== run 1 ==
Design Wienerfilter, start of the top module:
module Wienerfilter#(
    parameter WIDTH    = 16,
    parameter COL_NUM  = 128, 
    parameter ROW_NUM  = 2,
    localparam ADDR_DEP  =  COL_NUM * ROW_NUM,
    localparam ADDR_WID  =  $clog2(ADDR_DEP) + 'd1,
    localparam Serial_COL  =  $clog2(COL_NUM) + 'd1,
    localparam Serial_ROW  =  $clog2(ROW_NUM) + 'd1
)
(
input clk,
input rst,
input start,
input [ADDR_WID-1:0]wr_addr,
input ram_wr_en,
input [WIDTH-1:0]ram_data_in,
input  wire[7:0]rd_wiener,
input [1:0]rd_bank,
input      rd_para,
input [Serial_COL-1:0]wr_data_addr,
input ram_wr_data_en,
input [WIDTH-1:0]ram_data_wr_in,
output [WIDTH*2-1:0]DSP_ADD_DATA_o,
output reg[WIDTH*4-1:0]Wiener_data,
output reg Wiener_data_v,
output finish_cal_o,
output wire [WIDTH/2-1:0]ram_data_out_o,
output data_wr_v_o
) ;
localparam INIT      = 0,
           START     = 1, 
           READ_DATA = 2,
           WAIT_READ = 3,
           MULT_CAL  = 4,
           WAIT_CAL  = 5,
           ADD_CAL   = 6,
           DET       = 7, 
           FINISH    = 8;
reg [6:0]STATE;
reg [Serial_COL - 1:0 ]COL_cnt;
reg [Serial_ROW - 1:0 ]ROW_cnt;
reg [ADDR_WID-1:0]rd_ad_para;
reg [ADDR_WID-1:0]rd_addr;
always@(*) begin 
  rd_ad_para = rd_para? {rd_bank,rd_wiener[5:0]}:rd_addr;
end
wire [WIDTH/2-1:0]ram_data_out;
assign ram_data_out_o=ram_data_out;
wire [WIDTH-1:0]ram_data_data_out;
pmi_ram_dp
#(
  .pmi_wr_addr_depth    (ADDR_DEP ),  
  .pmi_wr_addr_width    (ADDR_WID ),  
  .pmi_wr_data_width    (WIDTH/2 ),  
  .pmi_rd_addr_depth    (ADDR_DEP ),  
  .pmi_rd_addr_width    (ADDR_WID ),  
  .pmi_rd_data_width    (WIDTH/2 ),  
  .pmi_regmode          ( "reg" ),  
  .pmi_resetmode        ("async" ),  
  .pmi_family           ("common" )   
) pmi_ram_dp_inst (
  .Data      (ram_data_in ),   
  .WrAddress (wr_addr ),   
  .RdAddress (rd_ad_para), 
  .WrClock   (clk   ),   
  .RdClock   (clk   ),   
  .WrClockEn (1 ),   
  .RdClockEn (1 ),   
  .WE        (ram_wr_en), 
  .Reset     (rst),   
  .Q         (ram_data_out )    
);
Size: about 7500 cells after synthesis, roughly 4400 flip-flops, roughly 170 I/O pins.
==> flow/config.mk <==
export PLATFORM = sky130hd
export DESIGN_NAME = Wienerfilter
export DESIGN_NICKNAME = Wienerfilter
export VERILOG_FILES = /design/flow/design.v
export SDC_FILE = /design/flow/constraint.sdc
export NUM_CORES = 4
export LEC_CHECK = 0
export CAP_MARGIN = 0
export CELL_PAD_IN_SITES_GLOBAL_PLACEMENT = 0
export CORE_MARGIN = 2
export CORE_UTILIZATION = 72
export CTS_CLUSTER_SIZE = 25
export GPL_ROUTABILITY_DRIVEN = 0
export HOLD_SLACK_MARGIN = -0.01
export PLACE_DENSITY = 0.43
export SETUP_SLACK_MARGIN = 1.06
export SLEW_MARGIN = 20
export TNS_END_PERCENT = 50
==> flow/constraint.sdc <==
create_clock -name core_clock -period 3.72 [get_ports {clk}]
set_input_delay 0.7440 -clock core_clock [delete_from_list [all_inputs] [get_ports {clk}]]
set_output_delay 0.7440 -clock core_clock [all_outputs]
set_load 0.01 [all_outputs]
run.sh (not shown) runs the stock make flow with config.mk's settings and CLKGATE_MAP_FILE=.
Run 1: flow complete, layout not clean; failing: negative setup slack
Setup changes, run 1 to run 2
Settings: changing CAP_MARGIN from 0 to 25; setting PLACE_DENSITY_LB_ADDON to 0.0 for the first time; changing SETUP_SLACK_MARGIN from 1.06 to -0.28; removing PLACE_DENSITY (formerly 0.43); changing the clock period (ns, I/O delays scaled along) from 3.72 to 2.91.
Notes after the runs:
Going from run 1 to run 2, total power after layout went up, part of the power in combinational logic went up, smallest setup slack after layout went down.
The flow for run 2 finished, though final verification flagged negative setup slack.
Finished, but not clean: run 1, with negative setup slack.
diff inputs: run 2 => run 3
Settings: CELL_PAD_IN_SITES_GLOBAL_PLACEMENT: 0 -> unset; HOLD_SLACK_MARGIN: -0.01 -> unset; CAP_MARGIN: 25 -> 20; PLACE_DENSITY_LB_ADDON: 0.0 -> unset; SETUP_SLACK_MARGIN: -0.28 -> unset; CORE_UTILIZATION: 72 -> 45; GPL_ROUTABILITY_DRIVEN: 0 -> unset; TNS_END_PERCENT: 50 -> unset; CTS_CLUSTER_SIZE: 25 -> unset; the clock period (ns, I/O delays scaled along): 2.91 -> 5.22.
## What came out
Run 3 | stages: all done | timing, DRC, antenna: all pass
From run 2 to run 3 the numbers moved as follows: slack of the critical path went up by 2.13 ns; average routed wire per standard cell went down by about 34%.
Run 2 → run 3: clock network fraction of total power climbed 0.4 points; pin count of the biggest net entering global routing climbed 18; placeable core region climbed about 60%.
Changes in run 4 relative to run 3:
Settings: swapping 45 for 51 in CORE_UTILIZATION; swapping 5.22 for 3.17 in the clock period (ns, I/O delays scaled along).
The layout from run 4, despite a flow that completed every stage, fails the layout checks, with the failing checks listed as negative setup slack.
Per the comparison of run 4 with run 3, final area up 8700 sq um, number of buffers other than clock buffers in the final layout up about 130%, layout-stage area growth over the synthesis result up 5.1 points.
Per the comparison of run 4 with run 3, total negative slack for setup checks dropped 22.72 ns, worst path setup slack after routing dropped 1.59 ns, number of cells after detailed placement dropped 58, max-capacitance violation count barely changed, worst hold slack dropped 0.24 ns.
Run 4 vs. run 3: area of the placeable core went down by 12%.
Power and IR drop assume default switching activity.
